==> flow/design.v <==
module ws2812b(
    input logic clk, 
    input logic rst,
    input logic serial_in, 
    input logic transmit, 
    output logic ws2812b_out, 
    output logic shift
);
    localparam IDLE = 1'b0;
    localparam TRANSMITTING = 1'b1;
    localparam T0_CYCLE_COUNT = 4'd5;
    localparam T1_CYCLE_COUNT = 4'd10;
    localparam MAX_CYCLE_COUNT = 4'd15;
    logic state;
    logic [3:0] cycle_count;
    logic bit_being_sent;
    always_ff @(posedge clk) begin
        if (rst) begin
            state <= IDLE;
            cycle_count <= 4'd0;
            bit_being_sent <= 1'b0;
        end
        else begin
        unique case (state)
            IDLE:
                if (transmit == 1'b1) begin
                    state <= TRANSMITTING;
                    cycle_count <= 4'd0;
                    bit_being_sent <= serial_in;
                end
            TRANSMITTING:
                if (transmit == 1'b0) begin
                    state <= IDLE;
                end
                else if (cycle_count == MAX_CYCLE_COUNT - 1) begin
                    cycle_count <= 4'd0;
                    bit_being_sent <= serial_in;
                end
                else begin
                    cycle_count <= cycle_count + 1;
                end
        endcase
        end
    end
    always_comb begin
        if (state == TRANSMITTING)
            if (bit_being_sent == 1'b0)
                ws2812b_out = (cycle_count < T0_CYCLE_COUNT);
            else
                ws2812b_out = (cycle_count < T1_CYCLE_COUNT);
        else
            ws2812b_out = 1'b0;
    end
    assign shift = (state == TRANSMITTING) && (cycle_count == 4'd0);
endmodule
module controller (
    input logic clk, 
    input logic rst,
    output logic load_sreg, 
    output logic transmit_pixel, 
    output logic [5:0] pixel, 
    output logic [4:0] frame
);
    localparam TRANSMIT_FRAME       = 1'b0;
    localparam IDLE                 = 1'b1;
    localparam [2:0] READ_CH_VALS   = 3'b001;
    localparam [2:0] LOAD_SREG      = 3'b010;
    localparam [2:0] TRANSMIT_PIXEL = 3'b100;
    localparam [8:0] TRANSMIT_CYCLES    = 9'd360;        
    localparam [19:0] IDLE_CYCLES       = 20'd2000;      
    logic state;
    logic next_state;
    logic [2:0] transmit_phase;
    logic [2:0] next_transmit_phase;
    logic [5:0] pixel_counter;
    logic [4:0] frame_counter;
    logic [8:0] transmit_counter;
    logic [19:0] idle_counter;
    logic transmit_pixel_done;
    logic idle_done;
    assign transmit_pixel_done = (transmit_counter == TRANSMIT_CYCLES - 1);
    assign idle_done = (idle_counter == IDLE_CYCLES - 1);
    always_ff @(posedge clk) begin
        if (rst) begin
            state <= TRANSMIT_FRAME;
            transmit_phase <= READ_CH_VALS;
        end
        else begin
            state <= next_state;
            transmit_phase <= next_transmit_phase;
        end
    end
    always_comb begin
        next_state = 1'bx;
        unique case (state)
            TRANSMIT_FRAME:
                if ((pixel_counter == 6'd63) && (transmit_pixel_done))
                    next_state = IDLE;
                else
                    next_state = TRANSMIT_FRAME;
            IDLE:
                if (idle_done)
                    next_state = TRANSMIT_FRAME;
                else
                    next_state = IDLE;
        endcase
    end
    always_comb begin
        next_transmit_phase = READ_CH_VALS;
        if (state == TRANSMIT_FRAME) begin
            case (transmit_phase)
                READ_CH_VALS:
                    next_transmit_phase = LOAD_SREG;
                LOAD_SREG:
                    next_transmit_phase = TRANSMIT_PIXEL;
                TRANSMIT_PIXEL:
                    next_transmit_phase = transmit_pixel_done ? READ_CH_VALS : TRANSMIT_PIXEL;
            endcase
        end
    end
    always_ff @(posedge clk) begin
        if (rst) begin
            pixel_counter <= 6'd0;
        end
        else if ((state == TRANSMIT_FRAME) && transmit_pixel_done) begin
            pixel_counter <= pixel_counter + 1;
        end
    end
    always_ff @(posedge clk) begin
        if (rst) begin
            frame_counter <= 5'd0;
        end
        else if (idle_done) begin
            frame_counter <= frame_counter + 1;
        end
    end
    always_ff @(posedge clk) begin
        if (rst) begin
            transmit_counter <= 9'd0;
        end
        else if (transmit_phase == TRANSMIT_PIXEL) begin
            transmit_counter <= transmit_counter + 1;
        end
        else begin
            transmit_counter <= 9'd0;
        end
    end
    always_ff @(posedge clk) begin
        if (rst) begin
            idle_counter <= 20'd0;
        end
        else if (state == IDLE) begin
            idle_counter <= idle_counter + 1;
        end
        else begin
            idle_counter <= 20'd0;
        end
    end
    assign pixel = pixel_counter;
    assign frame = frame_counter;
    assign load_sreg = (transmit_phase == LOAD_SREG);
    assign transmit_pixel = (transmit_phase == TRANSMIT_PIXEL);
endmodule
module game_of_life #(
    parameter [63:0] INIT_GRID = 64'hFFFF_FFFF_FFFF_FFFF
)(
    input  logic clk,
    input  logic rst,
    input  logic tick,          
    input  logic load,          
    input  logic load_bit,
    output logic [63:0] grid_out
);
    logic [63:0] grid;
    logic [63:0] next_grid;
    logic [63:0] north, south, east, west;
    logic [63:0] ne, nw, se, sw;
    logic [3:0] neighbors [63:0];
    integer i;
    always_comb begin
        for (i = 0; i < 64; i = i + 1) begin
            north[i] = grid[(((i / 8) + 1) % 8) * 8 + (i % 8)];
            south[i] = grid[(((i / 8) + 7) % 8) * 8 + (i % 8)];
            east[i]  = grid[(i / 8) * 8 + ((i % 8) + 1) % 8];
            west[i]  = grid[(i / 8) * 8 + ((i % 8) + 7) % 8];
            ne[i]    = grid[(((i / 8) + 1) % 8) * 8 + ((i % 8) + 1) % 8];
            nw[i]    = grid[(((i / 8) + 1) % 8) * 8 + ((i % 8) + 7) % 8];
            se[i]    = grid[(((i / 8) + 7) % 8) * 8 + ((i % 8) + 1) % 8];
            sw[i]    = grid[(((i / 8) + 7) % 8) * 8 + ((i % 8) + 7) % 8];
        end
        for (i = 0; i < 64; i = i + 1) begin
            neighbors[i] = north[i] + south[i] + east[i] + west[i] +
                           ne[i] + nw[i] + se[i] + sw[i];
        end
        for (i = 0; i < 64; i = i + 1) begin
            if (grid[i])
                next_grid[i] = (neighbors[i] == 2 || neighbors[i] == 3);
            else
                next_grid[i] = (neighbors[i] == 3);
        end
    end
    always_ff @(posedge clk) begin
        if (rst)
            grid <= INIT_GRID;
        else if (load)
            grid <= {load_bit, grid[63:1]};
        else if (tick)
            grid <= next_grid;
    end
    assign grid_out = grid;
endmodule
module top (
    input  logic clk,
    input  logic rst,
    input  logic load,
    input  logic [2:0] load_rgb,
    output logic _48b
);
    logic [5:0] pixel;
    logic load_sreg, transmit_pixel, shift;
    logic ws_out;
    logic [7:0] red_data, green_data, blue_data;
    logic [23:0] shift_reg;
    logic [23:0] div_counter;
    logic tick;
    always_ff @(posedge clk) begin
        if (rst) begin
            div_counter <= 0;
            tick <= 1'b0;
        end else if (div_counter == 24'd29_999) begin  
            div_counter <= 0;
            tick <= 1'b1;
        end else begin
            div_counter <= div_counter + 1;
            tick <= 1'b0;
        end
    end
    logic [63:0] red_grid, green_grid, blue_grid;
    localparam [63:0] RED_INIT   = 64'b11100000_00000000_00000000_00000000_00000000_00000000_00000000_00000000;  
    localparam [63:0] GREEN_INIT = 64'b00000000_00011100_00000000_00000000_00000000_00000000_00000000_00000000;  
    localparam [63:0] BLUE_INIT  = 64'b00000000_00000000_00000111_00000000_00000000_00000000_00000000_00000000;  
    game_of_life #(.INIT_GRID(RED_INIT))   u_red_gol   (.clk(clk), .rst(rst), .tick(tick), .load(load), .load_bit(load_rgb[2]), .grid_out(red_grid));
    game_of_life #(.INIT_GRID(GREEN_INIT)) u_green_gol (.clk(clk), .rst(rst), .tick(tick), .load(load), .load_bit(load_rgb[1]), .grid_out(green_grid));
    game_of_life #(.INIT_GRID(BLUE_INIT))  u_blue_gol  (.clk(clk), .rst(rst), .tick(tick), .load(load), .load_bit(load_rgb[0]), .grid_out(blue_grid));
    always_comb begin
        red_data   = {8{red_grid[pixel]}};
        green_data = {8{green_grid[pixel]}};
        blue_data  = {8{blue_grid[pixel]}};
    end
    controller u_ctrl (
        .clk(clk),
        .rst(rst),
        .load_sreg(load_sreg),
        .transmit_pixel(transmit_pixel),
        .pixel(pixel),
        .frame()
    );
    ws2812b u_ws (
        .clk(clk),
        .rst(rst),
        .serial_in(shift_reg[23]),
        .transmit(transmit_pixel),
        .ws2812b_out(ws_out),
        .shift(shift)
    );
    always_ff @(posedge clk) begin
        if (load_sreg)
            shift_reg <= {green_data, red_data, blue_data};  
        else if (shift)
            shift_reg <= {shift_reg[22:0], 1'b0};
    end
    assign _48b = ws_out;
endmodule
==> flow/run.sh <==
#!/bin/bash
# the make line also repeats each setting of config.mk as NAME=value (left out here)
make -C /OpenROAD-flow-scripts/flow DESIGN_CONFIG=/design/flow/config.mk WORK_HOME=/design/flow/orfs CLKGATE_MAP_FILE= finish
==> flow/config.mk <==
export PLATFORM = sky130hd
export DESIGN_NAME = top
export DESIGN_NICKNAME = top
export VERILOG_FILES = /design/flow/design.v
export SDC_FILE = /design/flow/constraint.sdc
export NUM_CORES = 4
export LEC_CHECK = 0
export CAP_MARGIN = 20
export CORE_MARGIN = 2
export CORE_UTILIZATION = 72
export PLACE_DENSITY_LB_ADDON = 0.25
export SETUP_SLACK_MARGIN = 0.65
export SLEW_MARGIN = 20
==> flow/constraint.sdc <==
create_clock -name core_clock -period 3.43 [get_ports {clk}]
set_input_delay 0.6860 -clock core_clock [delete_from_list [all_inputs] [get_ports {clk}]]
set_output_delay 0.6860 -clock core_clock [all_outputs]
set_load 0.01 [all_outputs]
==> results.txt, run 1 <==
Implementation progress

The total track usage stands at 0.811. The synthesized netlist occupies a cell area of 46,000 sq um. The number of top-level pins stands at 7. After global routing the overflow that remains totals 582. The area fraction of the largest cell type after synthesis is 0.334.

In the post-synthesis netlist, the biggest area contributors are sky130_fd_sc_hd__fa_1, sky130_fd_sc_hd__ha_1, sky130_fd_sc_hd__dfxtp_1. The horizontal die dimension stands at 257 um. The run stopped with a tool error. The cell-mix breakdown from Yosys lists the XOR/XNOR area share as 0.00894. The number of levels the H-tree was split into stands at 2. The pre-CTS setup check shows a worst slack of 0.130 ns. The placed instance area stands at 48,500 sq um. The share of flip-flops with an asynchronous set or reset stands at 0.

The number of clock buffers added by TritonCTS is 40. Per the synthesis report, the simple-gate share of the synthesized area is 0.0918. The yosys-reported design area after synthesis stands at 46,000 sq um. For this configuration, the core starts out at a cell density of 0.730. The number of standard-cell rows in the floorplan stands at 92. The core region is 63,100 sq um. The number of I/O port buffers stands at 6. The most used flip-flop cell after synthesis is sky130_fd_sc_hd__dfxtp_1. The congestion estimate from routability-driven global placement came to 0.939. The HPWL after detailed placement stands at 91,500 um.

The vertical die dimension stands at 257 um. The post-synthesis sequential area ratio stands at 0.130. The number of different library cells used by synthesis comes to 60. The adder and majority cell fraction of the synthesized area stands at 0.492. The tally of yosys warning messages stands at 9.

The clock tree buffer depth stands at 3. Averaged over all synthesized cells, the footprint is 8.99 sq um. The cell count after synthesis stands at 5,122.

In the synthesized netlist, the dominant kind of combinational cell is adder cells. In the synthesized netlist, the cells that appear most often are sky130_fd_sc_hd__inv_1, sky130_fd_sc_hd__fa_1, sky130_fd_sc_hd__nor2_1. The clock sink count stands at 286. The post-synth tally of flip-flops with integrated enable stands at 24. sky130_fd_sc_hd__inv_1 is the most common cell in the netlist. Per the synth log, the flip-flop and latch total comes to 286. Clock tree synthesis selected as its root buffer the cell sky130_fd_sc_hd__clkbuf_16.

The post-synth net total stands at 6,476. The stage where the run came to a stop is global routing. The chip area stands at 66,000 sq um. The complex-gate fraction of the synthesized area stands at 0.113. The tool reported: "[ERROR GRT-0232] Routing congestion too high. Check the congestion heatmap in the GUI".

The number of hold buffers added after CTS was 0. The number of cells reported by Yosys stat comes to 5,122. Per the synthesis report, the dominant area consumer among library cells is sky130_fd_sc_hd__fa_1. For reference, the mux area share after synthesis is 0.0409.
==> through the flow <==
| stage | util | hold WS [ns] | cells |
|---|---|---|---|
| detailed placement | 0.769 | 0.429 | 5895 |
| global placement | 0.769 | 0.413 | 5895 |
| floorplan | - | 0.406 | 5122 |
| CTS | 0.863 | 0.454 | 6351 |
==> metal layers <==
layer	overflow	global-route usage
met1	14	0.792
met2	298	0.948
met3	23	0.718
met4	245	0.798
met5	2	0.440
==> what timing repair did <==
item,CTS
endpoints found under the setup margin,208
buffers inserted,382
gates resized,479
gates cloned,0
pin swaps,229
hold endpoints to repair,0
==> run 2: changes to the inputs <==
- ABC_AREA: not set -> 0
- CAP_MARGIN: 20 -> 0
- CTS_CLUSTER_DIAMETER: not set -> 242
- CTS_CLUSTER_SIZE: not set -> 13
- GPL_ROUTABILITY_DRIVEN: not set -> 0
- PLACE_DENSITY: not set -> 0.4
- PLACE_DENSITY_LB_ADDON: 0.25 -> not set
- SETUP_SLACK_MARGIN: 0.65 -> -0.15
- clock period: 3.43 -> 2.92 ns (I/O delays scaled with it)
==> run 2 against run 1 <==
Against the previous run: the layout now fails its checks (setup timing); synthesized cell count unchanged; synthesized area unchanged; die size unchanged.
==> results.txt, run 2 <==
Physical design

Counting every instance in the synthesized netlist gives 5,122. The post-placement worst setup slack stands at -0.465 ns. The post-route standard cell area excluding fillers stands at 55,600 sq um. The simple-gate share of the synthesized area stands at 0.0918.

Max-cap violations in this run came to 0. The root buffer cell chosen for the clock tree is sky130_fd_sc_hd__clkbuf_16. Ranked by total cell area, the synthesized netlist is headed by sky130_fd_sc_hd__fa_1, sky130_fd_sc_hd__ha_1, sky130_fd_sc_hd__dfxtp_1. The number of cells reported by Yosys stat comes to 5,122. The total power stands at 8.46 mW. Among all stages on the critical path, the maximum delay recorded is 0.49 ns. The total standard cell area after synthesis stands at 46,000 sq um. The flow measured a signed area growth from synthesis to layout of 20.9%. The number of top-level pins stands at 7. The path with the worst hold slack has its endpoint at u_red_gol.grid[56]. The synthesis report names the predominant flop master as sky130_fd_sc_hd__dfxtp_1.

The count of buffer and inverter cells on the critical path stands at 3. Following the worst setup path forward leads to its endpoint at u_green_gol.grid[12]. The sequential share of power stands at 0.467. Setup repair after global routing could not meet its margin everywhere.

The tool warning count for the run is 31. Per the detail_route report, routed wire per instance is 21.5 um. Input and output buffers added on the ports amount to 6.

The routed design has 140,000 um of wire. The net switching fraction of the power stands at 0.306. The minimum period implied by the final worst setup slack stands at 3.39 ns. A clean result was blocked by setup timing. Note that the worst hold path type here is input pin to flop. The cell area power density stands at 152 nW/um^2. The number of global-route vias before repair is 40,200. OpenSTA lists the critical path startpoint as u_green_gol.grid[4]. Recorded from the global router log, the overflow total was 0. Adding up every negative setup slack in the final design gives -31.72 ns. The highest supply drop recorded on VDD is 0.000410 V. Timing would allow up to 295 MHz.

The horizontal die dimension stands at 257 um. The complex-gate fraction of the synthesized area stands at 0.113. For flop-to-flop paths, the worst setup slack is -0.47 ns. Among cell families on the critical path, the largest total delay comes from adder cells. The via density per instance stands at 6.07. The average instance in the mapped netlist occupies 8.99 sq um. Yosys reported that registers with async set or reset make up 0. The detailed router reports a met2 wire length of 66,700 um. Counting every sink on the clock net gives 286.

The worst setup slack after layout stands at -0.471 ns. The chip area stands at 66,000 sq um. Sorting the synthesis cell report by count puts at the top sky130_fd_sc_hd__inv_1. In this run, the synthesized area fraction spent on adder and majority cells is recorded as 0.492. The final report gives the core utilization as 0.882.

After detailed routing, the met3 layer carries 13,100 um of wire. STA lists the endpoint of the worst register-to-register path as u_green_gol.grid[12]. In the Yosys stats the netlist draws on 60 distinct library cells. Clock skew on the completed layout was measured at 0.0197 ns. The final count of negative-setup-slack endpoints stands at 200. Looking at the clock tree report, the H-tree level count equals 1. After floorplanning, the core was sized to cover 63,100 sq um. Of all nets on the critical path, the largest fanout is 6. In this design, the critical path's most frequently occurring cell is sky130_fd_sc_hd__fa_1. From bottom edge to top edge, the die measures 257 um. Yosys printed 9 warnings. The worst setup path is captured at a flop. In the final report, the number of hold violations comes to 0. The clock network power consumption stands at 3.36 mW.

In the power breakdown, the biggest contributor is registers. The count of hold-fix buffers inserted at cts stands at 0. The critical path is of the flop to flop type. The flow ran to the end, but the layout failed its checks. In the per-layer breakdown of the detailed-route log, met1 shows 51,200 um.

After detailed routing, the number of remaining DRC violations is 0. Of the available clock period, the critical path in the final layout requires 1.16. The pin closest to its max-slew limit shows a slew of 0.812 ns. Per the detail_route report, inserted antenna diodes total 0.

The total leakage power stands at 25.4 nW. At the worst endpoint, the required time is 3.38 ns. Sorting the synthesized cells by how often they occur yields sky130_fd_sc_hd__inv_1, sky130_fd_sc_hd__fa_1, sky130_fd_sc_hd__nor2_1. The startpoint identified for the worst register-to-register timing path is u_green_gol.grid[4]. The synthesized-area fraction occupied by xor and xnor cells stands at 0.00894. The hold path depth stands at 2. In this run the critical path is formed by ha_1, inv_1, fa_1, fa_1, inv_1, fa_1, inv_1, fa_1, a211oi_2, mux2i_1, o21ai_1, a22oi_1, nor2_1. Looking at the clock tree report, the maximum root-to-sink buffer count equals 3.

The internal power of the cells stands at 5.88 mW. The yosys-reported design area after synthesis stands at 46,000 sq um. The number of buffers created by CTS stands at 25. The registers of the reported paths see a clock transition of 0.08 ns.

The mux cell area share after synthesis stands at 0.0409. The source-to-sink clock delay at the later pin of the worst-skew pair stands at 0.60 ns. Final hold analysis gives a worst-case slack of 0.295 ns. STA classifies the critical path startpoint as a flop.

The reported net switching power stands at 2.59 mW. According to the report, the first pass of detailed routing completed in 7 iterations. The post-layout instance count excluding filler cells stands at 6,525. The highest layer touched by signal routing is met4. TritonCTS built the clock tree. Nets still carrying antenna violations after routing amount to 0. The sequential group power stands at 3.95 mW. The combinational share of power stands at 0.136.

The final-stage net count stands at 7,028. The power in combinational cells stands at 1.15 mW. The detailed router finished its first iteration with 3,951 violations. The number of stages on the worst setup path stands at 13. According to the dpl log, the detail-placed design has an HPWL of 101,000 um. The number of standard-cell rows in the floorplan stands at 92. The post-placement cell count stands at 6,384. The largest individual stage delay along the critical path comes from the cell sky130_fd_sc_hd__fa_1. Per the post-synthesis report, the nets total 6,476. After synthesis, the largest family of logic cells by area is adder cells.

Per the hold report, the tightest min-delay path originates at rst. The post-synth tally of flip-flops with integrated enable stands at 24. Synthesis inferred 286 register bits. The initial antenna violation count stands at 0. The total count of max-transition violations in the final report stands at 0. The relative slew slack stands at 0.459. The post-synthesis sequential area ratio stands at 0.130.

Sorting the Yosys area breakdown by cell type puts at the top sky130_fd_sc_hd__fa_1. The power report attributes to the clock group a share of 0.397. The global-route wire length before repair stands at 208,000 um. For the worst setup path, the data arrival time is 3.85 ns.

The total track usage stands at 0.400. The placed instance area stands at 51,000 sq um. Summing over every cut layer, the via total after detailed routing is 39,600. The floorplan-stage core utilization stands at 0.730.

The maximum number of pins on one net before global-route repair stands at 97. The fraction of post-synthesis cell area in the top cell type by area stands at 0.334. Counting cells, the worst reg-to-reg path comes to 13.
run 2: timing repair:
action / 4_1_cts / 5_1_grt
pin swaps: 72 / 377
setup buffers: 35 / 82
endpoints found under the setup margin: 190 / 192
resized: 441 / 812
run 2: final cells by class:
class | instances | area [sq um]
fill | 3164 | 7460
clock buffer | 31 | 648
clock inverter | 1 | 8.76
multi-input combinational | 3336 | 36600
timing repair buffer | 668 | 5500
inverter | 1357 | 5180
sequential | 286 | 6590
tap | 846 | 1060
run 2: metal layers:
| metal | up-vias | track usage |
|---|---|---|
| met5 | - | 0 |
| met4 | 0 | 0.183 |
| met3 | 627 | 0.0619 |
| met2 | 2131 | 0.668 |
| met1 | 19500 | 0.517 |
| li1 | 17400 | - |
==> run 3: changes to the inputs <==
- ABC_AREA: 0 -> 1
- CELL_PAD_IN_SITES_GLOBAL_PLACEMENT: not set -> 2
- CORE_ASPECT_RATIO: not set -> 0.8
- CORE_MARGIN: 2 -> 5
- CORE_UTILIZATION: 72 -> 29
- CTS_CLUSTER_DIAMETER: 242 -> not set
- CTS_CLUSTER_SIZE: 13 -> 54
- GPL_ROUTABILITY_DRIVEN: 0 -> not set
- PLACE_DENSITY: 0.4 -> not set
- SETUP_SLACK_MARGIN: -0.15 -> not set
- SLEW_MARGIN: 20 -> 10
- clock period: 2.92 -> 4.2 ns (I/O delays scaled with it)
==> run 3 against run 2 <==
Against the previous run: the run now finishes clean; power grew 65%; critical path depth is 1 lower; synthesized cell count grew 11%; clock skew up 0.050 ns; clock-buffer cell count up 30; via count decreased by 9.3%; largest power group is now combinational logic.
==> results.txt, run 3 <==
Physical design

The minimum period implied by the final worst setup slack stands at 3.59 ns. The detail route stage leaves a number of antenna-violating nets equal to 0. The number of different library cells in the post-synthesis netlist stands at 45. Of the combinational cells, the family taking the most area is adder cells. The logs give a warning total of 35. The path class of the tightest hold or removal check is flop to flop. The ratio of final minimum period to clock period stands at 0.854. The source-to-sink clock delay at the later pin of the worst-skew pair stands at 0.68 ns. The clock input transition at the sequential cells of the worst setup and hold paths stands at 0.06 ns. In this run the worst path has a maximum fanout of 8. The total count of max-transition violations in the final report stands at 0. The post-route standard cell area excluding fillers stands at 51,300 sq um. After floorplanning, the core was divided into 131 placement rows. Looking at hold timing, the worst path starts from u_ctrl.transmit_phase[0]. According to the report, the first pass of detailed routing completed in 5 iterations.

The timing report shows that the slowest cell on the worst path is sky130_fd_sc_hd__dfxtp_1. The final power report lists total power as 14.0 mW. The die covers 169,000 sq um. The portion of total power attributed to the clock network stands at 0.298. The total wire length stands at 152,000 um. The number of buffers created by CTS stands at 45. The clock network power consumption stands at 4.17 mW. The initial antenna violation count stands at 2. The via density per instance stands at 4.56. The cell-mix breakdown from Yosys lists the compound-gate area share as 0.122. The critical path starts at u_green_gol.grid[10]. The tally of yosys warning messages stands at 9. Post-synth the commonest register cell is sky130_fd_sc_hd__dfxtp_1. The required time at the worst endpoint is listed as 4.78 ns. The simple-gate share of the synthesized area stands at 0.121. The post-placement cell count stands at 7,790. The horizontal die dimension stands at 458 um. The cell count after synthesis stands at 5,674.

The number of levels the H-tree was split into stands at 2. The adder and majority cell fraction of the synthesized area stands at 0.486. Counting flops and latches in the post-synthesis netlist gives 286. In the hold report, the worst path ends at u_ctrl.transmit_phase[2]. Across the routed clock network, the largest skew measured is 0.0702 ns. The global-route wire length before repair stands at 238,000 um. The transition time recorded at the tightest slew-check pin is 0.959 ns. The synthesized area divided by synthesized cell count stands at 8.21 sq um. The kind of cell with the highest combined delay along the critical path is adder cells. The yosys-reported design area after synthesis stands at 46,600 sq um. The post-synth net total stands at 7,028. 7 I/O pins were placed. STA classifies the critical path startpoint as a flop. Summing over every cut layer, the via total after detailed routing is 35,900. For the worst flop-to-flop path, the logic depth is 12. Ranked by instance count, the synthesized netlist is headed by sky130_fd_sc_hd__inv_1, sky130_fd_sc_hd__nand2_1, sky130_fd_sc_hd__fa_1. The routed wire length per instance stands at 19.3 um.

sky130_fd_sc_hd__inv_1 is the most common cell in the netlist. Counting both buffers and inverters, the worst setup path holds a total of 3. For this run, the total global-route usage over all layers was measured as 0.184. The violation count after the first detailed-routing iteration stands at 1,783.

The critical path is of the flop to flop type. The cell area power density stands at 273 nW/um^2. The HPWL after detailed placement is 116,000 um. In this run the post-CTS setup repair buffer count came out at 0.

The synthesized-area fraction occupied by xor and xnor cells stands at 0.00320. The total leakage power stands at 25.3 nW. The net count of the finished layout is 7,063. Between the synthesized netlist and the finished layout, the area growth was recorded as 10.1%. The register-to-register setup slack stands at 0.61 ns. The power report lists the combinational group at 6.59 mW. Per report_power, the top consumer among the power groups is combinational logic.

The number of remaining DRC errors stands at 0. In this design, the stage delay of the slowest critical-path cell is 0.67 ns. Setup repair after global routing left no endpoint under its margin. Once layout is complete, the cells apart from fillers number 7,873. The reported net switching power stands at 5.97 mW. The share of total power dissipated in sequential elements is 0.231. In this build the clock could be raised as far as 279 MHz.

The setup TNS stands at 0 ns. In this run the cell area of the synthesized design comes to 46,600 sq um. The fraction of post-synthesis cell area in the top cell type by area stands at 0.330. The mux cell area share after synthesis stands at 0.

The post-cts repair resize count stands at 0. STA classifies the critical path endpoint as a flop. In this run the worst setup path terminates at u_green_gol.grid[19]. The count of hold-fix buffers inserted at cts stands at 0. The total cells reported by yosys after synthesis stands at 5,674.

The endpoint identified for the worst register-to-register timing path is u_green_gol.grid[19]. The number of stages on the worst setup path stands at 12. Global routing finished with a remaining overflow of 0.

The share of flip-flops with an asynchronous set or reset stands at 0. The global placer's final weighted congestion stands at 0.783. The count of max-cap constraint violations stands at 0.

The floorplan step records an initial core utilization of 0.292. The report gives the cell count of the worst hold path as 2. Sequential cells consume a total of 3.22 mW. The cell that appears most often on the critical path is sky130_fd_sc_hd__fa_1. TritonCTS built the clock tree. The largest total area in the synthesized netlist belongs to sky130_fd_sc_hd__fa_1. The clock sink count stands at 286.

From bottom edge to top edge, the die measures 368 um. For this run, the register share of the synthesized area comes to 0.128. Entering global routing, the biggest net connects 127 pins.

The internal power of the cells stands at 8.02 mW. The flow ran to the end and the layout has no timing, DRC or antenna violations. During placement, the flow inserted port buffers numbering 6. STA lists the startpoint of the worst register-to-register path as u_green_gol.grid[10]. The share of total power dissipated in combinational logic is 0.471. After synthesis, the cell types taking the most area are sky130_fd_sc_hd__fa_1, sky130_fd_sc_hd__ha_1, sky130_fd_sc_hd__inv_1. In this run the cell area measured after placement is 49,800 sq um.

The number of hold violations in the final report stands at 0. The region available for standard cell placement spans 160,000 sq um. The clock tree buffer depth stands at 3. On the critical path the data arrives at 4.17 ns. The cell sequence reported for the critical path is inv_1, fa_1, fa_1, inv_1, fa_1, inv_1, fa_1, a21oi_1, o21ai_0, nand2_1, a21oi_1, a211oi_1. Of the total power, the share spent switching nets is 0.427. The relative slew slack stands at 0.360.

The worst VDD IR drop from the latest analysis is 0.000327 V. The post-synth tally of flip-flops with integrated enable stands at 24. The number of global-route vias before repair is 37,700. The final count of negative-setup-slack endpoints stands at 0. Looking at the clock tree report, the root buffer type is sky130_fd_sc_hd__clkbuf_16.
==> run 3: routing by layer <==
metal,vias to the layer above,global-route usage,share of wire,routed length [um]
li1,17700,-,-,-
met5,-,0,0,0
met2,366,0.293,0.44,66900
met4,0,0.0293,0.014,2190
met1,17700,0.275,0.52,79400
met3,108,0.0158,0.025,3860
==> run 3: stage by stage <==
step	setup WS, ns	hold WS [ns]	util
3_5_place_dp	0.571	0.400	0.312
6_report	0.614	0.413	0.321
2_1_floorplan	0.593	0.394	-
4_1_cts	0.565	0.413	0.321
3_3_place_gp	0.576	0.410	0.312
5_1_grt	0.243	0.442	0.321
==> run 3: layout make-up <==
class                           count  area [sq um]
Multi-Input combinational cell   3695         34100
Sequential cell                   286          5980
Fill cell                       17000        108000
Clock buffer                       61          1260
Timing Repair Buffer              138          1170
Antenna cell                        1          2.50
Tap cell                         2128          2660
Inverter                         1543          5810
Clock inverter                     21           283
==> run 4: changes to the inputs <==
- ABC_AREA: 1 -> not set
- CAP_MARGIN: 0 -> 20
- CELL_PAD_IN_SITES_GLOBAL_PLACEMENT: 2 -> not set
- CORE_ASPECT_RATIO: 0.8 -> not set
- CORE_MARGIN: 5 -> 2
- CORE_UTILIZATION: 29 -> 72
- CTS_CLUSTER_SIZE: 54 -> 10
- PLACE_DENSITY: not set -> 0.37
- SETUP_SLACK_MARGIN: not set -> 0.14
- SLEW_MARGIN: 10 -> 20
- TNS_END_PERCENT: not set -> 5
- clock period: 4.2 -> 2.9 ns (I/O delays scaled with it)
==> run 4 against run 3 <==
Against the previous run: the layout now fails its checks (setup timing); power fell by 28%; critical path depth rose by 1; worst hold slack got worse by 0.060 ns; non-clock buffer count rose by 397; critical path type unchanged.
==> results.txt, run 4 <==
Physical design

The run finished, with violations left. The most critical setup path has its startpoint at u_blue_gol.grid[49]. After synthesis, the most frequently instantiated cells are sky130_fd_sc_hd__inv_1, sky130_fd_sc_hd__fa_1, sky130_fd_sc_hd__nor2_1. In this design, the critical path's most frequently occurring cell is sky130_fd_sc_hd__fa_1. The number of cells on the worst reg-to-reg path is 13.

Of all power groups, the one with the highest power is the clock network. The worst setup path is captured at a flop. The relative slew slack stands at 0.459.

Looking at the cell usage after synthesis, the top flip-flop cell is sky130_fd_sc_hd__dfxtp_1. The post-synth net total stands at 6,476. The total wire length stands at 132,000 um. The via density per instance stands at 5.95. After synthesis, the design contains 5,122 cells according to Yosys.

The worst hold path was traced through 2 stages. The ratio of final minimum period to clock period stands at 1.10. Looking at the critical path, the single cell with the biggest stage delay is sky130_fd_sc_hd__fa_1.

At the end of the flow, the number of nets in the layout was 6,911. The post-synthesis sequential area ratio stands at 0.130. The clock sink count stands at 286. By startpoint and endpoint, the worst setup path is classified as flop to flop.

Yosys reported that registers with async set or reset make up 0. TritonCTS built the clock tree. The highest clock frequency the design can meet stands at 314 MHz. In this run, synthesis produced a sequential element count of 286.

In this run the deepest clock path goes through 3 buffers. The worst setup path is launched from a flop. Counting flops with a built-in enable in the synthesized netlist gives 24.

Counting endpoints that fail hold in the final report gives 0. The floorplan-stage core utilization stands at 0.730. The source-to-sink clock delay at the later pin of the worst-skew pair stands at 0.61 ns. Total global-route track usage over all layers is 0.409. The power in combinational cells stands at 1.04 mW.

Summed over all nets, the half-perimeter wirelength after detailed placement is 101,000 um. The tally of yosys warning messages stands at 9. The simple-gate share of the synthesized area stands at 0.0918. All stages included, the depth of the critical timing path comes to 13. The number of global-route vias before repair stands at 40,800.

The post-placement cell count stands at 6,343. Looking at the reg2reg group, the worst path ends at u_blue_gol.grid[57]. Setup total negative slack on the finished layout was measured at -28.44 ns. The synthesis stats list as the most numerous cell sky130_fd_sc_hd__inv_1. The switching portion of total power comes to 0.294. The global route stage reports its total congestion overflow as 0. The maximum vdd ir drop stands at 0.000385 V.

The chip occupies 66,000 sq um. Yosys attributes the largest share of cell area to sky130_fd_sc_hd__fa_1, sky130_fd_sc_hd__ha_1, sky130_fd_sc_hd__dfxtp_1. The die is 257 um tall. The number of different library cells in the post-synthesis netlist stands at 60. The number of detailed-routing iterations run before antenna repair stands at 6. Setup repair after global routing could not meet its margin everywhere. The synthesized area divided by synthesized cell count stands at 8.99 sq um.

The sequential share of power stands at 0.398. The number of remaining DRC errors stands at 0. RePlAce ended its routability-driven mode at a weighted congestion of 0.971. The critical path maximum fanout is 4. The horizontal die dimension stands at 257 um. Note that the worst hold path type here is input pin to flop. The global-route wire length before repair stands at 211,000 um. The cell count after synthesis stands at 5,122. For this design, the CTS-stage hold fixing added 0 buffers. The register-to-register setup slack stands at -0.28 ns. The maximum single-stage delay on the critical path stands at 0.51 ns. The core area stands at 63,100 sq um.

The violation count after the first detailed-routing iteration stands at 3,150. In this run the maximum-capacitance check reported violations numbering 0. The minimum period implied by the final worst setup slack stands at 3.18 ns.

TritonCTS created 41 clock buffers. The post-synthesis to final-layout area growth stands at 16.8%. Per the timing report, the most critical flop-to-flop path originates at u_blue_gol.grid[49]. In the synthesized netlist, the dominant kind of combinational cell is adder cells. The combinational share of power stands at 0.103. Between clock sinks in the finished design, the worst skew comes to 0.0260 ns. The OpenROAD report gives the critical path a data arrival time of 3.65 ns.

The post-layout instance count excluding filler cells stands at 6,434. The clock network power consumption stands at 5.00 mW. In this run the core area contains 92 standard-cell rows. The number of I/O port buffers stands at 6. The initial antenna violation count is 2. The timing report gives the clock slew at the launch and capture registers of the worst setup and hold paths as 0.06 ns.

The internal power of the cells stands at 7.08 mW. The share of total power dissipated in the clock network is 0.498. The number of warning messages in the logs stands at 33. Per the detail_route report, inserted antenna diodes total 0. The leakage power in the latest report is 25.1 nW. The cell family contributing the most delay on the critical path is adder cells. The mux cell area share after synthesis stands at 0.0409. STA puts the critical path data required time at 3.37 ns. The total count of max-transition violations in the final report stands at 0. The overall via count from detail_route stands at 38,300.

The critical path goes through ha_1, inv_1, fa_1, fa_1, inv_2, fa_2, inv_1, fa_1, nor2b_1, a21oi_1, o21ai_1, a22oi_1, nor2_1. The complex-gate fraction of the synthesized area stands at 0.113. For this design the total switching power over the nets is 2.95 mW. The launch point of the worst min-delay path is recorded as rst. 7 I/O pins were placed. Setup violations remaining at the end of the flow were counted as 192. The count of buffer and inverter cells on the critical path stands at 3. The adder and majority cell fraction of the synthesized area stands at 0.492. The sequential group power stands at 4.00 mW. Entering global routing, the biggest net connects 124 pins.

The cell sitting at the root of the clock tree is a sky130_fd_sc_hd__clkbuf_16. The final timing report gives a worst setup slack of -0.282 ns. Once detail routing completed, the nets flagged for antenna violations numbered 0. The synthesized-area fraction occupied by xor and xnor cells stands at 0.00894. Yosys reports a chip area of 46,000 sq um. The fraction of post-synthesis cell area in the top cell type by area stands at 0.334. The cell area power density stands at 187 nW/um^2. The transition time at the pin with the least slew margin stands at 0.805 ns.

The H-tree was split into 2 levels. The total standard cell area after synthesis stands at 46,000 sq um. In this run the worst setup path terminates at u_blue_gol.grid[57]. In the hold report, the worst path ends at u_red_gol.grid[59]. In this run the layout check failures are setup timing.

Of all cell types, the one taking the most synthesized area is sky130_fd_sc_hd__fa_1. The routed wire length per instance stands at 20.5 um. The most critical hold endpoint after final layout shows a slack of 0.354 ns. For this run, the share of the core covered by cells in the final layout is 0.852.
run 4: stage by stage:
| stage | setup WS [ns] | power [mW] | area [sq um] |
|---|---|---|---|
| finish | -0.282 | 10.0 | 53800 |
| global route | -0.430 | 10.3 | 53800 |
| CTS | -0.256 | 10.0 | 53200 |
| detailed placement | -0.463 | 5.16 | 51000 |
| global placement | -0.306 | 5.10 | 51000 |
| floorplan | -0.00796 | 4.81 | 46400 |
run 4: cell type report:
cell class              count  area, sq um
multi-input cells        3336        35400
clock inverters             8         85.1
repair buffers            535         4340
clock buffers              66         1160
inverters                1357         5120
fillers                  3668         9330
flip-flops and latches    286         6560
well taps                 846         1060
run 4: layer usage:
layer | GRT usage | part of all wire
met1 | 0.517 | 0.38
met2 | 0.674 | 0.47
met3 | 0.0767 | 0.091
met4 | 0.209 | 0.059
met5 | 0 | 0.00021
run 4: timing repair:
action,4_1_cts,5_1_grt
buffers inserted,11,6
pin swaps,24,52
endpoints found under the setup margin,215,217
gates resized,371,197
cloned,0,0
==> run 5: changes to the inputs <==
- ABC_AREA: not set -> 1
- CTS_CLUSTER_SIZE: 10 -> not set
- PLACE_DENSITY: 0.37 -> not set
- PLACE_DENSITY_LB_ADDON: not set -> 0.07
- SETUP_SLACK_MARGIN: 0.14 -> 1.07
- TNS_END_PERCENT: 5 -> not set
- clock period: 2.9 -> 3.61 ns (I/O delays scaled with it)
==> run 5 against run 4 <==
Against the previous run: now clean on timing, DRC and antenna; non-clock buffer count down 91; clock power down 17%; register-to-register slack better by 0.48 ns; sequential cell count unchanged; setup slack better by 0.48 ns; clock-buffer cell count down 10; first-iteration DRC count up 31%; design area up 2.4%; wire length up 8.5%; critical path depth down 1; power up 72%; sequential share of layout area down 0.17 points; critical endpoint is now u_green_gol.grid[24].
==> results.txt, run 5 <==
Physical design

Along the worst path, the maximum fanout reaches 6. The maximum number of pins on one net before global-route repair stands at 151. The register-to-register setup slack stands at 0.20 ns. The worst clock skew on the final layout stands at 0.0404 ns.

The number of levels the H-tree was split into stands at 2. The core area stands at 64,200 sq um. The number of warning messages in the logs stands at 35. Of the synthesized area, sequential elements account for 0.128. In this run the most used layer during global routing was met2.

For this block, the via count after detailed routing is 41,900. The power report attributes to the sequential group a share of 0.210. The synthesis stats list as the most numerous cell sky130_fd_sc_hd__inv_1.

Yosys reports the multiplexer fraction of the synthesized area as 0. Per the CTS log, the buffer count on the longest clock path is 3. The maximum single-stage delay on the critical path stands at 0.57 ns. Following the worst setup path forward leads to its endpoint at u_green_gol.grid[24]. The post-synth net total stands at 7,028. The main area contributors are sky130_fd_sc_hd__fa_1, sky130_fd_sc_hd__ha_1, sky130_fd_sc_hd__inv_1.

The switching portion of total power comes to 0.437. The violation count after the first detailed-routing iteration stands at 4,138. The worst setup path is launched from a flop. After global routing the overflow that remains totals 0. The combinational share of power stands at 0.551. Measured along the y axis, the die boundary spans 258 um. The tally of yosys warning messages stands at 9. The filler cell count stands at 3,414.

Looking at area per cell type in the netlist, the leader is sky130_fd_sc_hd__fa_1. By count the netlist is led by sky130_fd_sc_hd__inv_1, sky130_fd_sc_hd__nand2_1, sky130_fd_sc_hd__fa_1. The reported net switching power stands at 7.56 mW. The initial antenna violation count is 1. The number of hold violations in the final report stands at 0. The clock input transition at the sequential cells of the worst setup and hold paths stands at 0.07 ns.

The synthesized design contains 24 enable-type register cells. Of the total synthesized cell area, the portion taken by XOR and XNOR cells is 0.00320. The number of I/O port buffers stands at 6. The critical path starts at u_green_gol.grid[25].

The initialized floorplan defines 93 standard-cell rows. Once detailed placement completed, the half-perimeter wirelength came to 91,500 um. The floorplan-stage core utilization stands at 0.725. The global routing report lists met3 layer usage as 0.0879. In this run the clock root is driven by a sky130_fd_sc_hd__clkbuf_16.

The slowest stage of the critical path belongs to the cell sky130_fd_sc_hd__fa_1. Pin placement for this block handled 7 I/O pins. Per the synthesis report, the AND-OR/OR-AND share of the synthesized area is 0.122. The final timing report lists a max-slew violation count of 0.

The portion of total power attributed to the clock network stands at 0.239. The internal power of the cells stands at 9.73 mW. The count of hold-fix buffers inserted at cts stands at 0. Combinational power for this build is 9.54 mW.

The synthesis report names the predominant flop master as sky130_fd_sc_hd__dfxtp_1. For the worst reg-to-reg path, the startpoint reported by OpenROAD is u_green_gol.grid[25]. The worst hold path terminates at u_ctrl.transmit_phase[2]. TritonCTS built the clock tree. The total leakage power stands at 26.6 nW. The largest part of the power goes to combinational logic. Per the synthesis report, the simple-gate share of the synthesized area is 0.121. For this design, the sink count on the clock tree is 286. The met2 demand-to-capacity share in global routing stands at 0.683. The chip area stands at 66,800 sq um. The total standard cell area after synthesis stands at 46,600 sq um. The highest clock frequency the design can meet stands at 293 MHz.

In this run the VDD rail shows a maximum IR drop of 0.000316 V. The count of cells along the worst register-to-register path stands at 12. The hold path depth stands at 2.

The total cells reported by yosys after synthesis stands at 5,674. The clock network power consumption stands at 4.13 mW. The source-to-sink clock delay at the later pin of the worst-skew pair stands at 0.62 ns. The data required time at the worst endpoint stands at 4.09 ns.

Among cell families on the critical path, the largest total delay comes from adder cells. The worst setup path is captured at a flop. The adder and majority cell fraction of the synthesized area stands at 0.486. The setup TNS stands at 0 ns.

In the global route stage, overall resource usage came out at 0.418. The script logs the mean routed wire length per placed instance as 20.7 um. The cell count after synthesis stands at 5,674. For this run, the post-layout net count is 7,363.

For the pin with the worst max-slew slack, the measured transition is 0.947 ns. The area fraction of the largest cell type after synthesis is 0.330. The synthesized netlist has a Yosys-reported chip area of 46,600 sq um. The first global-routing pass estimated 220,000 um of wire. Per the run summary, max-cap violations total 0.

The number of global-route vias before repair stands at 43,300. The last timing report of the flow puts the setup violation total at 0. The critical path is of the flop to flop type.

The relative slew slack stands at 0.366. Setup repair after global routing could not meet its margin everywhere. The cell area power density stands at 314 nW/um^2.

Among the non-sequential cells, adder cells take the most area. Checking hold timing, the worst path is listed with class flop to flop. The total wire length stands at 143,000 um.

The number of flip-flops and latches in the synthesized netlist stands at 286. The horizontal die dimension stands at 258 um. The number of antenna-violating nets in the routed design stands at 0. The first TritonRoute pass finished after 19 iterations. The via density per instance stands at 6.07. The design draws 17.3 mW. The number of stages on the worst setup path stands at 12. The number of remaining DRC errors stands at 0. Compared with the post-synthesis result, the final layout area differs by 18.2%. The global placer's final weighted congestion stands at 0.924. The ratio of final minimum period to clock period stands at 0.945. In this run the most critical hold path is launched from u_ctrl.transmit_phase[0]. met1 track demand over resource after global routing is 0.515. The run finished with no timing, DRC or antenna violations. Of all flip-flops after synthesis, the portion carrying an async set or reset was 0. The average instance in the mapped netlist occupies 8.21 sq um.

The number of buffers created by CTS stands at 39. Power attributed to sequential cells is 3.63 mW. The timing report notes that buffer and inverter cells on the critical path total 4. The number of inserted diodes stands at 0. The arrival time at the worst endpoint stands at 3.89 ns.

In the Yosys stats the netlist draws on 45 distinct library cells. The clock period could shrink to 3.41 ns. In this run the critical path is formed by buf_4, clkinvlp_4, fa_1, fa_1, inv_1, fa_2, inv_1, fa_2, a31oi_1, a211oi_2, o21ai_1, a21oi_1. In this run the critical register-to-register path is captured at u_green_gol.grid[24].
[run 5: per-layer routing]
layer	up-vias	part of all wire
met5	-	0
met4	0	0.070
met3	811	0.11
met2	2515	0.46
met1	20200	0.36
li1	18400	-
[run 5: layout make-up]
class                   count  area (sq um)  area share
well taps                 855          1070      0.0194
repair buffers            444          3760      0.0683
multi-input cells        3695         36200       0.658
inverters                1543          6070       0.110
clock inverters            16           189     0.00343
flip-flops and latches    286          6630       0.120
clock buffers              56          1110      0.0202
[run 5: timing repair]
action / in CTS / in global routing
gates cloned: 0 / 1
resized: 380 / 192
endpoints found under the setup margin: 209 / 215
setup buffers: 312 / 62
pin swaps: 252 / 214
[run 5: through the flow]
step	setup WS, ns	utilization	instance area (sq um)	std cells	hold slack [ns]
2_1_floorplan	0.365	-	48200	5674	0.394
4_1_cts	0.409	0.840	54000	6832	0.418
3_5_place_dp	0.265	0.767	49300	6448	0.405
3_3_place_gp	0.291	0.767	49200	6447	0.406
5_1_grt	0.0935	0.857	55100	6895	0.457
6_report	0.200	0.857	55100	6895	0.418
==> run 6: changes to the inputs <==
- CTS_CLUSTER_SIZE: not set -> 10
- HOLD_SLACK_MARGIN: not set -> 0.3
- PLACE_DENSITY_LB_ADDON: 0.07 -> 0.08
- SETUP_SLACK_MARGIN: 1.07 -> 0.6
- TNS_END_PERCENT: not set -> 5
- clock period: 3.61 -> 3.3 ns (I/O delays scaled with it)
==> run 6 against run 5 <==
Against the previous run: the layout now fails its checks (setup timing); design area decreased by 3.9%; register-to-register slack got worse by 0.29 ns; sequential share of layout area about the same; power increased by 5.2%; via count decreased by 4.1%; utilization decreased by 3.4 points; global-route usage decreased by 2.5 points; combinational power about the same; wire length decreased by 8.2%; first-iteration DRC count decreased by 20%; highest routed layer unchanged; critical path type unchanged; worst hold slack got worse by 0.012 ns; clock skew decreased by 0.014 ns.
==> results.txt, run 6 <==
Physical design

The number of global-route vias before repair was 40,700. The simple-gate share of the synthesized area stands at 0.121. The share of synthesized area in the top cell type comes to 0.330.

The number of warning messages in the logs stands at 33. Of all power groups, the one with the highest power is combinational logic. The synthesized-area fraction occupied by xor and xnor cells stands at 0.00320. The script extracted a net switching power of 7.64 mW.

The global placer's final weighted congestion stands at 0.915. The complex-gate fraction of the synthesized area stands at 0.122. STA classifies the critical path endpoint as a flop. Combinational cells consume a total of 9.55 mW.

In this run the worst path has a maximum fanout of 7. Switching power as a fraction of the total was reported as 0.420. Sequential power for this build is 3.99 mW. The cell count after synthesis stands at 5,674. For this run, the number of Yosys warnings is 9. The routed wire length per instance stands at 19.1 um. In this design, the largest share of critical-path delay is due to adder cells. The setup TNS stands at -0.0948 ns.

The chip area stands at 66,800 sq um. The share of total power dissipated in sequential elements is 0.219. The clock arrives with 0.0259 ns of skew.

The pre-CTS setup check shows a worst slack of -0.0605 ns. Setup repair after global routing could not meet its margin everywhere. The post-synthesis to final-layout area growth stands at 13.6%. The horizontal die dimension stands at 258 um. The vertical die dimension stands at 258 um. The timing report shows that the slowest cell on the worst path is sky130_fd_sc_hd__fa_1. The via density per instance stands at 5.86.

The relative slew slack stands at 0.321. The run finished, with violations left. Counting both buffers and inverters, the worst setup path holds a total of 3. For this run, the leading register cell type out of synthesis is sky130_fd_sc_hd__dfxtp_1. The final-stage net count stands at 7,317. Per the post-route antenna check, the number of violating nets is 0.

According to the Yosys statistics, the synthesized design has a chip area of 46,600 sq um. Summing all placed instances gives a cell area of 49,700 sq um. Summing every instance area after synthesis gives 46,600 sq um. Hold analysis shows the worst path with a depth of 2. Of the synthesized area, sequential elements account for 0.128.

The total power stands at 18.2 mW. The capture point of the critical path was reported as u_green_gol.grid[32]. The cell area power density stands at 344 nW/um^2. The synthesized area divided by synthesized cell count stands at 8.21 sq um. In this run the worst hold path is classified as input pin to flop.

The transition time at the pin with the least slew margin stands at 1.02 ns. The post-synth net total stands at 7,028. On the worst setup and hold paths after CTS, the clock-pin slew comes to 0.06 ns. The run did not pass the layout checks because of setup timing.

The number of detailed-routing iterations run before antenna repair stands at 6. The synthesis run identifies the leading combinational cell family as adder cells. Per the timing report, the most critical flop-to-flop path originates at u_green_gol.grid[25].

Hold-check failures listed in the final report amount to 0. STA lists the startpoint of the worst hold path as rst. Among all cell types in the netlist, the one instantiated most often is sky130_fd_sc_hd__inv_1.

The endpoint identified for the worst register-to-register timing path is u_green_gol.grid[32]. The tree is rooted in a sky130_fd_sc_hd__clkbuf_16. On met2, the global router reports a usage of 0.653.

The number of buffers created by CTS stands at 41. The clock network power consumption stands at 4.66 mW. The area taken by multi-input combinational cells is reported as 35,000 sq um. The source-to-sink clock delay at the later pin of the worst-skew pair stands at 0.60 ns.

By count the netlist is led by sky130_fd_sc_hd__inv_1, sky130_fd_sc_hd__nand2_1, sky130_fd_sc_hd__fa_1. The internal power of the cells stands at 10.6 mW. The count of buffers added on input and output ports is 6. The data required time at the worst endpoint stands at 3.82 ns. The script parses the final routing iteration and logs DRC violations as 0. The sequential cell area in the final layout stands at 6350 sq um. The count of max-cap constraint violations stands at 0. In this run the static leakage power is 26.6 nW. TritonCTS built the clock tree. The H-tree was split into 2 levels. Summed over all layers, the global routing overflow is 0. The violation count after the first detailed-routing iteration stands at 3,299. By startpoint and endpoint, the worst setup path is classified as flop to flop. The signal on the critical path passes through inv_1, fa_1, fa_1, inv_1, fa_1, inv_1, fa_1, a211oi_1, o21ai_0, a21oi_1. The final cell utilization of the core stands at 0.824. The met3 track utilization from global routing stands at 0.0694.

The path with the worst hold slack has its endpoint at u_red_gol.grid[25]. The share of flip-flops with an asynchronous set or reset stands at 0. The number of different library cells used by synthesis comes to 45. The arrival time at the worst endpoint stands at 3.90 ns. By instance count, the cell type seen most on the critical path is sky130_fd_sc_hd__fa_1.

For reference, the critical path is launched at u_green_gol.grid[25]. For flop-to-flop paths, the worst setup slack is -0.09 ns. At the floorplan stage, the core utilization is reported as 0.725.

STA classifies the critical path startpoint as a flop. Detailed routing inserted a total of 40,200 vias. The total wire length stands at 131,000 um. The final report gives the standard cell area, fillers excluded, as 52,900 sq um.

Looking at the clock tree report, the maximum root-to-sink buffer count equals 3. The total count of max-transition violations in the final report stands at 0. The total track usage stands at 0.393. The critical path runs through a total of 10 cells.

The maximum vdd ir drop stands at 0.000319 V. The maximum number of pins on one net before global-route repair stands at 162. The core area stands at 64,200 sq um. The worst setup slack after layout stands at -0.0869 ns. The number of standard-cell rows in the floorplan stands at 93. sky130_fd_sc_hd__fa_1 takes more of the synthesized area than any other cell. In the finished design, the share of the clock period the worst path needs comes to 1.03. For this run, the script counts the antenna cells in the layout as 0. The total cells reported by yosys after synthesis stands at 5,674. The initial antenna violation count stands at 0.

The mux cell area share after synthesis stands at 0. Counting the fill cells in the layout gives 4,094. The number of flip-flops and latches in the synthesized netlist stands at 286.

The synthesis report lists the most area-consuming cells as sky130_fd_sc_hd__fa_1, sky130_fd_sc_hd__ha_1, sky130_fd_sc_hd__inv_1. In this run, the synthesized area fraction spent on adder and majority cells is recorded as 0.486. For the worst flop-to-flop path, the logic depth is 10. The global routing report lists met1 layer usage as 0.501. 7 I/O pins were placed.

The layer flagged by global routing as most heavily used is met2. The first global-routing pass estimated 207,000 um of wire. Of the total power, the clock network draws 0.256. The HPWL after detailed placement stands at 96,200 um.

The synthesized design contains 24 enable-type register cells. The combinational share of power stands at 0.525. The maximum single-stage delay on the critical path stands at 0.52 ns.

From the final report, the count of setup violators was given as 2. For this design, the sink count on the clock tree is 286. The minimum period implied by the final worst setup slack stands at 3.39 ns. The highest clock frequency the design can meet stands at 295 MHz.
run 6: layer usage:
metal	up-vias	wire, um
met5	-	0
met4	0	7370
met3	518	12600
met2	1974	61700
met1	19400	49500
li1	18200	-
run 6: final cells by class:
type	instances	area share
clock inverters	14	0.00241
repair buffers	396	0.0617
clock buffers	61	0.0231
inverters	1543	0.111
well taps	855	0.0202
flip-flops and latches	286	0.120
multi-input cells	3695	0.661
run 6: metrics by stage:
stage,instances,hold slack [ns]
after floorplan,5674,0.394
after global placement,6714,0.424
after detailed placement,6714,0.437
after CTS,6813,0.373
after global routing,6850,0.393
final,6850,0.407
run 6: repair_timing:
action	4_1_cts	5_1_grt
endpoints found under the setup margin	193	193
hold buffers	0	0
setup buffers	24	37
gates resized	72	492
pin swaps	16	201
gates cloned	0	0
==> run 7: changes to the inputs <==
- ABC_AREA: 1 -> not set
- HOLD_SLACK_MARGIN: 0.3 -> not set
- PLACE_DENSITY_LB_ADDON: 0.08 -> 0.19
- SETUP_SLACK_MARGIN: 0.6 -> 1.07
- TNS_END_PERCENT: 5 -> not set
- clock period: 3.3 -> 4.19 ns (I/O delays scaled with it)
==> run 7 against run 6 <==
Against the previous run: now clean on timing, DRC and antenna; utilization up 5.3 points; synthesized area down 1.2%; clock power down 19%; wire length up 37%; highest routed layer is now met5.
==> results.txt, run 7 <==
Physical design

Counting tap cells, the placed design contains a total of 5,915 instances. Per the post-synthesis report, the nets total 6,476. The clock tree buffer depth stands at 3.

The post-synthesis sequential area ratio stands at 0.130. The hold path depth stands at 1. The floorplan-stage core utilization stands at 0.730. STA lists the startpoint of the worst register-to-register path as u_red_gol.grid[26]. In this build the clock could be raised as far as 250 MHz. Yosys stat counts 5,122 cells in the synthesized netlist. The simple-gate share of the synthesized area stands at 0.0918. In the final report, the number of hold violations comes to 0. The worst hold slack stands at 0.441 ns. The total area inside the core boundary comes to 63,100 sq um. Per the STA report, the cell with the highest stage delay on the worst path is sky130_fd_sc_hd__fa_1. Counting every instance in the synthesized netlist gives 5,122.

In the synthesized netlist, the dominant kind of combinational cell is adder cells. STA classifies the critical path endpoint as a flop. TritonCTS built the clock tree. Of the post-synthesis cell area, the dominant cell type holds 0.334. Measured against the total synthesized area, the mux share comes to 0.0409. The violation count after the first detailed-routing iteration stands at 7,746. The launch point of the worst min-delay path is recorded as u_ctrl.transmit_phase[0].

The share of flip-flops with an asynchronous set or reset stands at 0. The reported net switching power stands at 2.27 mW. The count of cells along the worst register-to-register path stands at 13. 7 I/O pins were placed. The number of antenna-violating nets in the routed design stands at 0. Yosys attributes the largest share of cell area to sky130_fd_sc_hd__fa_1, sky130_fd_sc_hd__ha_1, sky130_fd_sc_hd__dfxtp_1. The global placer's final weighted congestion stands at 0.922. In this run the critical register-to-register path is captured at u_red_gol.grid[34]. The post-synth tally of flip-flops with integrated enable stands at 24. Synthesis inferred 286 register bits. The die is 257 um tall. The timing report attributes the biggest portion of critical-path delay to adder cells. The clock sink count stands at 286. The cell sequence reported for the critical path is ha_1, inv_1, fa_1, fa_1, inv_2, fa_2, inv_1, fa_2, a211oi_2, mux2i_1, o21ai_1, a22oi_1, nor2_1.

The transition time at the pin with the least slew margin stands at 1.18 ns. In the synthesis report, Yosys lists the chip area as 46,000 sq um. The net switching fraction of the power stands at 0.309. The total wire length stands at 179,000 um. The most critical setup path has its startpoint at u_red_gol.grid[26]. STA reports a reg2reg setup slack of 0.20 ns.

The die covers 66,000 sq um. By startpoint and endpoint, the worst setup path is classified as flop to flop. The clock tree synthesis step divided the H-tree into 2 levels. The portion of total power attributed to the clock network stands at 0.513. Once detailed placement completed, the half-perimeter wirelength came to 90,300 um.

The total track usage stands at 0.403. The final-stage net count stands at 6,951. The script extracted a total leakage power of 25.2 nW. Per report_power, the Combinational row totals 818 uW. In the synthesized netlist the dominant register cell turns out to be sky130_fd_sc_hd__dfxtp_1. The tally of yosys warning messages stands at 9. Synthesis instantiated 60 different standard cells from the library. The count of max-cap constraint violations stands at 0.

The floorplan has 92 rows. The script computed a power per unit cell area of 133 nW/um^2. At the worst endpoint, the arrival time is 4.50 ns. In the finished design, the share of the clock period the worst path needs comes to 0.953.

The final layout reports a setup TNS of 0 ns. The post-synthesis to final-layout area growth stands at 20.2%. The commonest cells after synthesis are sky130_fd_sc_hd__inv_1, sky130_fd_sc_hd__fa_1, sky130_fd_sc_hd__nor2_1. STA classifies the critical path startpoint as a flop. The highest net fanout along the worst path stands at 6. The internal power of the cells stands at 5.07 mW. The maximum vdd ir drop stands at 0.000292 V. The run finished with no timing, DRC or antenna violations. After layout, the setup clock skew is reported as 0.0413 ns. The routed layout has 45,300 vias. The most critical min-delay path falls under flop to flop.

The sequential share of power stands at 0.375. The first global-routing pass estimated 209,000 um of wire. The synthesized-area fraction occupied by xor and xnor cells stands at 0.00894.

Power attributed to sequential cells is 2.75 mW. The clock input transition at the sequential cells of the worst setup and hold paths stands at 0.07 ns. Summed over all instances, the cell type with the most area after synthesis is sky130_fd_sc_hd__fa_1. The horizontal die dimension stands at 257 um. The total standard cell area after synthesis stands at 46,000 sq um.

The maximum number of pins on one net before global-route repair stands at 115. The aggregate global routing overflow stands at 0. The post-layout instance count excluding filler cells stands at 6,477. In this run, the synthesized area fraction spent on AND-OR/OR-AND gates is recorded as 0.113.

Per the synthesis report, the adder-cell share of the synthesized area is 0.492. For hold timing, the worst endpoint is u_ctrl.transmit_phase[2]. The timing report lists the critical path depth as 13 cells. The capture point of the critical path was reported as u_red_gol.grid[34]. The most common cell in the synthesized netlist is sky130_fd_sc_hd__inv_1.

Looking at the group totals, the largest power group turns out to be the clock network. The first detailed-routing pass took 41 iterations. The relative slew slack stands at 0.216. Power attributed to the clock group is 3.76 mW. Dividing the synthesized area by the synthesized cell count gives 8.99 sq um. The placed instance area stands at 47,300 sq um. The tree is rooted in a sky130_fd_sc_hd__clkbuf_16. The total count of max-transition violations in the final report stands at 0. The longest incremental delay of any stage on the critical path is reported as 0.87 ns.

The routed wire length per instance stands at 27.6 um. The post-route standard cell area excluding fillers stands at 55,300 sq um. The number of warning messages in the logs stands at 35.

The minimum period implied by the final worst setup slack stands at 3.99 ns. The final count of negative-setup-slack endpoints stands at 0. The number of I/O port buffers stands at 6.

The combinational share of power stands at 0.112. The initial antenna violation count stands at 17. The script parses the final routing iteration and logs DRC violations as 0.

Clock tree synthesis inserted a total of 41 buffers. The source-to-sink clock delay at the later pin of the worst-skew pair stands at 0.67 ns. The data required time at the worst endpoint stands at 4.69 ns. The count of buffer and inverter cells on the critical path stands at 3.

Setup repair after global routing could not meet its margin everywhere. The via density per instance stands at 6.99. The number of global-route vias before repair was 40,500.
[run 7: per-stage QoR]
stage | power [mW] | setup slack, ns | utilization
floorplan | 3.34 | 1.07 | -
global placement | 3.48 | 0.721 | 0.750
detailed placement | 3.52 | 0.644 | 0.750
CTS | 7.04 | 0.933 | 0.813
global route | 7.46 | 0.146 | 0.877
finish | 7.33 | 0.195 | 0.877
[run 7: timing repair]
item                                    in CTS  in global routing
endpoints found under the setup margin     206                199
pin swaps                                   26                333
hold buffers                                 0                  0
endpoints found under the hold margin        0                  0
setup buffers                              197                288
resized                                    473                703
[run 7: metal layers]
layer,vias up,part of all wire,global-route usage
li1,17200,-,-
met1,21100,0.30,0.502
met2,4786,0.42,0.653
met3,2213,0.17,0.0819
met4,28,0.12,0.240
met5,-,0.0032,0
[run 7: area by class of cell]
type                            count  area (sq um)
Clock buffer                       62          1180
Timing Repair Buffer              575          4780
Fill cell                        2593          7740
Antenna cell                        7          17.5
Sequential cell                   286          6640
Clock inverter                      8           141
Multi-Input combinational cell   3336         36100
Tap cell                          846          1060
Inverter                         1357          5450
==> run 8: changes to the inputs <==
- ABC_AREA: not set -> 1
- CORE_UTILIZATION: 72 -> 71
- CTS_CLUSTER_SIZE: 10 -> not set
- PLACE_DENSITY_LB_ADDON: 0.19 -> not set
- SETUP_SLACK_MARGIN: 1.07 -> -0.38
- clock period: 4.19 -> 7.45 ns (I/O delays scaled with it)
==> run 8 against run 7 <==
Against the previous run: critical path type unchanged; clock power down 47%; still clean on timing, DRC and antenna; power increased by 1.2%; critical endpoint is now u_blue_gol.grid[11]; critical path depth down 3; via count decreased by 17%; setup slack better by 3.5 ns; maximum frequency increased by 5.5%; largest power group is now combinational logic; global-route usage shrank 3.6 points.
==> results.txt, run 8 <==
Physical design

In the final report, the number of endpoints failing setup comes to 0. Counting endpoints that fail hold in the final report gives 0. The total leakage power stands at 24.6 nW. The number of flip-flops and latches in the synthesized netlist stands at 286.

The floorplan-stage core utilization stands at 0.720. STA classifies the critical path endpoint as a flop. Looking at the hold checks, the worst path lands on u_ctrl.transmit_phase[2]. The number of warnings reported in the stage logs is 30. The area recorded from the Yosys report for this design is 46,600 sq um. On the critical path, the stage with the largest delay is an instance of sky130_fd_sc_hd__dfxtp_1. Static timing analysis puts the maximum clock frequency at 264 MHz. The post-route standard cell area excluding fillers stands at 48,500 sq um. The portion of total power attributed to the clock network stands at 0.270. For the worst-skew pair, the clock arrives at the later sink with an insertion delay of 0.60 ns. The final-stage net count stands at 6,942.

The number of global-route vias before repair was 38,300. The most critical min-delay path falls under flop to flop. The combinational share of power stands at 0.482. In the routed layout, each cell is associated on average with a via count of 5.80.

All stages included, the depth of the critical timing path comes to 10. The clock sink count stands at 286. Per the timing report, the most critical flop-to-flop path originates at u_blue_gol.grid[10].

The initial antenna violation count came to 0. The overall via count from detail_route stands at 37,600. STA reports a reg2reg setup slack of 3.66 ns. The count of max-cap constraint violations stands at 0. In the synthesized netlist the dominant register cell turns out to be sky130_fd_sc_hd__dfxtp_1.

The count of buffers added by post-CTS timing repair for setup stands at 0. The post-placement cell count stands at 6,401. The minimum period implied by the final worst setup slack stands at 3.79 ns. Among cell families on the critical path, the largest total delay comes from adder cells. In the final layout, the multi-input gates occupy 34,100 sq um. The horizontal die dimension stands at 260 um. After detailed placement, the total cell area comes to 47,200 sq um. In the post-route report, total wirelength is listed as 119,000 um. The flow ran to the end and the layout has no timing, DRC or antenna violations. Overall routing resource usage recorded by global route was 0.367. The routed design shows a wire length per standard cell of 18.3 um. The clock network power consumption stands at 2.00 mW.

Compared with the post-synthesis result, the final layout area differs by 4.11%. The total cells reported by yosys after synthesis stands at 5,674. The power report attributes to the sequential group a share of 0.249. Switching power as a fraction of the total was reported as 0.420.

Of the total synthesized cell area, the portion taken by AND-OR and OR-AND cells is 0.122. After clock tree synthesis, the clock-pin slew on the worst setup and hold paths is 0.06 ns. The tally of yosys warning messages stands at 9. The post-synthesis sequential area ratio stands at 0.128. The maximum vdd ir drop stands at 0.000141 V. The number of remaining DRC errors stands at 0. Among the stages of the critical path, the cell type that occurs most often is sky130_fd_sc_hd__fa_1. In this run, synthesis inferred 24 flip-flops with an integrated enable. After synthesis, the largest family of logic cells by area is adder cells. The most common cell in the synthesized netlist is sky130_fd_sc_hd__inv_1. The synthesized area divided by synthesized cell count stands at 8.21 sq um.

Sorting the Yosys area breakdown by cell type puts at the top sky130_fd_sc_hd__fa_1. In this run, the number of DRC markers left after iteration 0 of detailed routing was 2,828. In the final report, the number of pins over their slew limit comes to 0. The finished layout holds 6,473 standard cells, fillers aside.

The final cell utilization of the core stands at 0.750. Setup repair after global routing left no endpoint under its margin. The data required time at the worst endpoint stands at 7.96 ns. In the power breakdown, the biggest contributor is combinational logic. The power report puts the net switching power at 3.12 mW. The chip area stands at 67,700 sq um. The first detailed-routing pass ran for 6 iterations. The worst clock skew on the final layout stands at 0.0183 ns. The vertical die dimension stands at 260 um.

The worst hold path begins at u_ctrl.transmit_phase[0]. The sequential cells in the finished layout cover a total of 5970 sq um. Measured in cells, the most critical reg-to-reg path has a length of 10. The first global-routing pass estimated 196,000 um of wire.

Clock tree synthesis selected as its root buffer the cell sky130_fd_sc_hd__clkbuf_16. Per the placement log, port buffering inserted 6 buffers. For the final routed database, the setup TNS stands at 0 ns. The total overflow left after global routing is 0. In this run, the synthesized area fraction spent on and/or/nand/nor cells is recorded as 0.121. Of all flip-flops after synthesis, the portion carrying an async set or reset was 0. The HPWL after detailed placement stands at 87,500 um. The global placer's final weighted congestion stands at 0.892.

Buffers inserted during clock tree synthesis total 40. The ratio of final minimum period to clock period stands at 0.508. In this run the number of H-tree levels came out at 2. The clock tree buffer depth stands at 3. Per the OpenROAD floorplan log, the area of the core is 64,700 sq um. TritonCTS built the clock tree.

The highest net fanout along the worst path stands at 8. In this run the worst setup path begins at u_blue_gol.grid[10]. The number of top-level pins stands at 7. The power in combinational cells stands at 3.57 mW.

In the post-synthesis netlist, the biggest area contributors are sky130_fd_sc_hd__fa_1, sky130_fd_sc_hd__ha_1, sky130_fd_sc_hd__inv_1. Per the timing report, the most critical flop-to-flop path finishes at u_blue_gol.grid[11]. The cell count after synthesis came out at 5,674. The cell area power density stands at 153 nW/um^2. The cell-mix breakdown from Yosys lists the adder-cell area share as 0.486. The slew check shows that the tightest pin keeps a relative margin of 0.253. At floorplan, the net count of the design was reported as 7,028. Measured against the total synthesized area, the mux share comes to 0. Post-CTS repair ended up resizing 0 cells. The transition time at the pin with the least slew margin stands at 1.12 ns. The cell-mix breakdown from Yosys lists the XOR/XNOR area share as 0.00320. The count of hold-fix buffers inserted at cts stands at 0. The number of inserted diodes stands at 0. The number of antenna-violating nets in the routed design stands at 0. In this design, the stage delay of the slowest critical-path cell is 0.73 ns.

The worst setup path is of the flop to flop kind. In the hold timing report, the worst path depth is 2. Data on the critical path arrives at its endpoint at 4.30 ns. The share of synthesized area in the top cell type comes to 0.330. The internal portion of the total power is 4.30 mW.

Per STA, the endpoint of the critical path is u_blue_gol.grid[11]. Hold timing on the final database bottoms out at a slack of 0.418 ns. After synthesis, the most frequently instantiated cells are sky130_fd_sc_hd__inv_1, sky130_fd_sc_hd__nand2_1, sky130_fd_sc_hd__fa_1. For reference, the placement row count at floorplan is 93. The power report lists the sequential group at 1.85 mW. The maximum number of pins on one net before global-route repair stands at 107. The number of different library cells in the post-synthesis netlist stands at 45. The count of buffer and inverter cells on the critical path stands at 3. Walking the worst path, the cells encountered are inv_1, fa_1, fa_1, inv_1, fa_1, inv_1, fa_1, a211oi_1, o21ai_0, a21oi_1. The worst setup path is launched from a flop.

The mapped netlist covers 46,600 sq um. The filler cell count stands at 5,080.
## run 8: cell type report
cell class / count / share of cell area
multi-input cells: 3695 / 0.704
repair buffers: 22 / 0.00361
well taps: 855 / 0.0221
inverters: 1543 / 0.120
flip-flops and latches: 286 / 0.123
clock buffers: 55 / 0.0230
clock inverters: 17 / 0.00457
## run 8: metrics by stage
stage | total power, mW | setup slack (ns)
after global placement | 5.19 | 3.85
after floorplan | 4.58 | 3.84
final | 7.42 | 3.66
after CTS | 7.44 | 3.74
after detailed placement | 5.43 | 3.74
after global routing | 8.18 | 3.47
## run 8: per-layer routing
metal / vias to the layer above / GRT usage / wire, um
li1: 17500 / - / -
met1: 18300 / 0.486 / 48100
met2: 1486 / 0.608 / 56100
met3: 306 / 0.0574 / 9910
met4: 0 / 0.148 / 4500
met5: - / 0 / 0
Power is estimated from default activity; no workload was simulated.
